==> flow/design.v (excerpt) <==
module bopit(clk, rst, btnR, btnD, btnL, btnU, btnS, sw, seg, an, led, speaker 
    );
==> flow/config.mk <==
export PLATFORM = sky130hd
export DESIGN_NAME = bopit
export DESIGN_NICKNAME = bopit
export VERILOG_FILES = /design/flow/design.v
export SDC_FILE = /design/flow/constraint.sdc
export NUM_CORES = 4
export LEC_CHECK = 0
export ABC_AREA = 1
export CAP_MARGIN = 20
export CORE_MARGIN = 2
export CORE_UTILIZATION = 72
export CTS_CLUSTER_DIAMETER = 398
export SLEW_MARGIN = 20
==> flow/constraint.sdc <==
create_clock -name core_clock -period 2.34 [get_ports {clk}]
set_input_delay 0.4680 -clock core_clock [delete_from_list [all_inputs] [get_ports {clk}]]
set_output_delay 0.4680 -clock core_clock [all_outputs]
set_load 0.01 [all_outputs]
run.sh (not shown) runs the stock make flow with config.mk's settings and CLKGATE_MAP_FILE=.
Then changed:
Settings changed: ABC_AREA 1 to not set, CTS_CLUSTER_DIAMETER 398 to not set, MAX_ROUTING_LAYER set to met4, SETUP_SLACK_MARGIN set to 1.07.
Clock period 2.34 ns to 7.48 ns, I/O delays scaled along.
After rerunning:
- The changed run produced a clean layout
- non-clock buffer count goes down by 14
- clock power goes down by 69%
- utilization goes up by 0.99 points
- first-iteration DRC count goes down by 9.7%
- via count goes down by 19%
- area after synthesis goes down by 9.8%
- sequential cell count stays the same
- global-route usage goes down by 2.7 points
Then changed:
Settings changed: CORE_UTILIZATION 72 to 70, CTS_CLUSTER_SIZE set to 24, MAX_ROUTING_LAYER met4 to not set, SETUP_SLACK_MARGIN 1.07 to not set.
Clock period 7.48 ns to 3.38 ns, I/O delays scaled along.
Outcome:
- total power grows by 130%
- final area grows by 1.3%
- global-route usage shrinks by 1.6 points
- wire length shrinks by about 1.4%
- sequential power grows by 120%
- critical path depth is unchanged
- count of clock-buffer cells in the layout stays the same


bopit again, from the RTL that the note above started with.
export LEC_CHECK = 0
export ABC_AREA = 0
export CAP_MARGIN = 20
export CORE_MARGIN = 2
export CORE_UTILIZATION = 70
export CTS_CLUSTER_DIAMETER = 190
export CTS_CLUSTER_SIZE = 24
export HOLD_SLACK_MARGIN = 0.29
export SETUP_SLACK_MARGIN = 0.27
export SLEW_MARGIN = 20
create_clock -name core_clock -period 2.19 [get_ports {clk}]
The first run stopped in 5_1_grt, error GRT-0232.
Change:
==> flow/config.mk (replaced) <==
export PLATFORM = sky130hd
export DESIGN_NAME = bopit
export DESIGN_NICKNAME = bopit
export VERILOG_FILES = /design/flow/design.v
export SDC_FILE = /design/flow/constraint.sdc
export NUM_CORES = 4
export LEC_CHECK = 0
export CAP_MARGIN = 20
export CORE_MARGIN = 2
export CORE_UTILIZATION = 16
export SLEW_MARGIN = 20
==> flow/constraint.sdc (replaced) <==
create_clock -name core_clock -period 3.93 [get_ports {clk}]
set_input_delay 0.7860 -clock core_clock [delete_from_list [all_inputs] [get_ports {clk}]]
set_output_delay 0.7860 -clock core_clock [all_outputs]
set_load 0.01 [all_outputs]
This time the run went through all stages and came out clean.
Synthesized area stays the same.
Die size goes up to 4.2 times its value.
Synthesized cell count stays the same.
Change:
--- a/flow/config.mk
+++ b/flow/config.mk
@@ -9,3 +9,3 @@
 export CORE_MARGIN = 2
-export CORE_UTILIZATION = 16
+export CORE_UTILIZATION = 40
 export SLEW_MARGIN = 20
Effect:
- routed wire length hardly moves
- via count rises by 1.7%
- clock skew falls by 0.022 ns
Change:
--- a/flow/config.mk
+++ b/flow/config.mk
@@ -8,4 +8,6 @@
 export CAP_MARGIN = 20
+export CELL_PAD_IN_SITES_GLOBAL_PLACEMENT = 3
 export CORE_MARGIN = 2
-export CORE_UTILIZATION = 40
+export CORE_UTILIZATION = 70
+export SETUP_SLACK_MARGIN = 1.41
 export SLEW_MARGIN = 20
==> flow/constraint.sdc (replaced) <==
create_clock -name core_clock -period 10.0 [get_ports {clk}]
set_input_delay 2.0000 -clock core_clock [delete_from_list [all_inputs] [get_ports {clk}]]
set_output_delay 2.0000 -clock core_clock [all_outputs]
set_load 0.01 [all_outputs]
Outcome: The new run ended with an error in 3_1_place_gp_skip_io with GPL-0301. Synthesized cell count stays the same. Die size came out lower by 42%. Area after synthesis does not change.
Change:
--- a/flow/config.mk
+++ b/flow/config.mk
@@ -8,6 +8,7 @@
 export CAP_MARGIN = 20
+export CELL_PAD_IN_SITES_DETAIL_PLACEMENT = 2
 export CELL_PAD_IN_SITES_GLOBAL_PLACEMENT = 3
 export CORE_MARGIN = 2
-export CORE_UTILIZATION = 70
-export SETUP_SLACK_MARGIN = 1.41
+export CORE_UTILIZATION = 40
+export PLACE_DENSITY_LB_ADDON = 0.3
 export SLEW_MARGIN = 20
Effect: This time the run completed without violations. Die size rises by about 70%. Area after synthesis does not change. Synthesized cell count stays the same.


Starting RTL as in the previous note.
Design bopit, start of the top module:
module bopit(clk, rst, btnR, btnD, btnL, btnU, btnS, sw, seg, an, led, speaker 
    );
clock: 2.26 ns
lec_check: 0
abc_area: 1
cap_margin: 20
core_margin: 2
core_utilization: 72
cts_cluster_diameter: 395
cts_cluster_size: 10
setup_slack_margin: 0.66
slew_margin: 20
tns_end_percent: 5
Rerun with:
- CTS_CLUSTER_DIAMETER: 395 -> not set
- CTS_CLUSTER_SIZE: 10 -> 71
- PLACE_DENSITY_LB_ADDON: not set -> 0.08
- SETUP_SLACK_MARGIN: 0.66 -> 0.38
- TNS_END_PERCENT: 5 -> not set
- clock period: 2.26 -> 2.24 ns (I/O delays scaled with it)
After rerunning: With this change the flow finished but fails on negative setup slack; core utilization came out higher by 9.2 points; final area rose by 11%; final cell count increases by 3.0%; power went up by 12%; global-route usage goes up by 2.0 points; area after synthesis does not change; setup slack is worse by 0.38 ns.


== oak ==
bopit again, from the RTL that the note above started with.
Settings: LEC_CHECK=0, ABC_AREA=1, CAP_MARGIN=20, CORE_MARGIN=2, CORE_UTILIZATION=72, CTS_CLUSTER_SIZE=99, PLACE_DENSITY=0.38, SLEW_MARGIN=20, TNS_END_PERCENT=10; clock period 6.02 ns.
oak | stages: all done | timing, DRC, antenna: all pass
> inputs changed (oak -> pine)
- a deleted TNS_END_PERCENT that had been 10
- a deleted CTS_CLUSTER_SIZE that had been 99
- a deleted PLACE_DENSITY that had been 0.38
- a deleted ABC_AREA that had been 1
- a change of the clock period (ns, I/O delays scaled along) from 6.02 to 3.97
[summary]
- Run comparison: pine start point of the critical path gameOn[16]$_SDFF_PP0_; oak start point of the critical path clock_500.clk_500hz$_SDFF_PP0_
- oak → pine: insertion delay of the later-clocked pin in the worst-skew pair -0.02 ns, fraction of the mapped netlist area in adder cells up 0.23 points.
- oak → pine: flip-flop and latch share of the layout cell area grew by 3.4 points, number of DRC markers in iteration 0 shrank by about 35%, detail-routed via count per cell grew by 0.39, clock-buffer cell count shrank by about 9%.
diff inputs: pine => birch
- CORE_UTILIZATION now 40, was 72
- the clock period (ns, I/O delays scaled along) now 10.0, was 3.97
Results
- Against pine, birch reports a non-clock buffer count that is lower.
- Between birch and pine, violation count after the first detailed-routing iteration is lower for birch, pine comes in above that.
- Wire length of the first global-routing pass in birch vs pine: up 1.6%
- In the tables for birch and pine, post-route standard cell area excluding fillers reads higher with birch.
- As of birch, tapcell count had risen by more than half compared to pine.
- The routed wire length of pine and that of birch are within noise of each other.
- Switching portion of total power, birch and pine: higher on birch
Here is what was changed in the inputs of maple compared with birch.
- putting CELL_PAD_IN_SITES_GLOBAL_PLACEMENT at 3 where nothing was set
- swapping 20 for 40 in SLEW_MARGIN
- swapping 2 for 10 in CORE_MARGIN
- swapping 20 for 25 in CAP_MARGIN
- swapping 40 for 57 in CORE_UTILIZATION
- putting ABC_AREA at 1 where nothing was set
- putting MIN_ROUTING_LAYER at met1 where nothing was set
- putting SETUP_SLACK_MARGIN at -0.17 where nothing was set
- putting GPL_TIMING_DRIVEN at 0 where nothing was set
- putting CTS_CLUSTER_DIAMETER at 40 where nothing was set
Findings:
The remaining runs in birch and maple completed every stage, whereas maple halted early. Against birch, maple reports a floorplan die height that is lower. birch has lower yosys cell count than maple. Cmp maple vs birch: placeable core region lower in maple. As far as number of storage elements in the synthesis netlist goes, birch and maple are indistinguishable; the numbers are identical. Post-synthesis area per instance ended up 19% lower on maple than on birch. maple vs birch — die size dropped by a few percent. Of maple and birch, maple shows the lower xor and xnor area share after synthesis, with birch above it. Comparing yosys synthesis chip area for maple and birch, the smaller number came from birch.
Power is estimated from default activity; no workload was simulated.
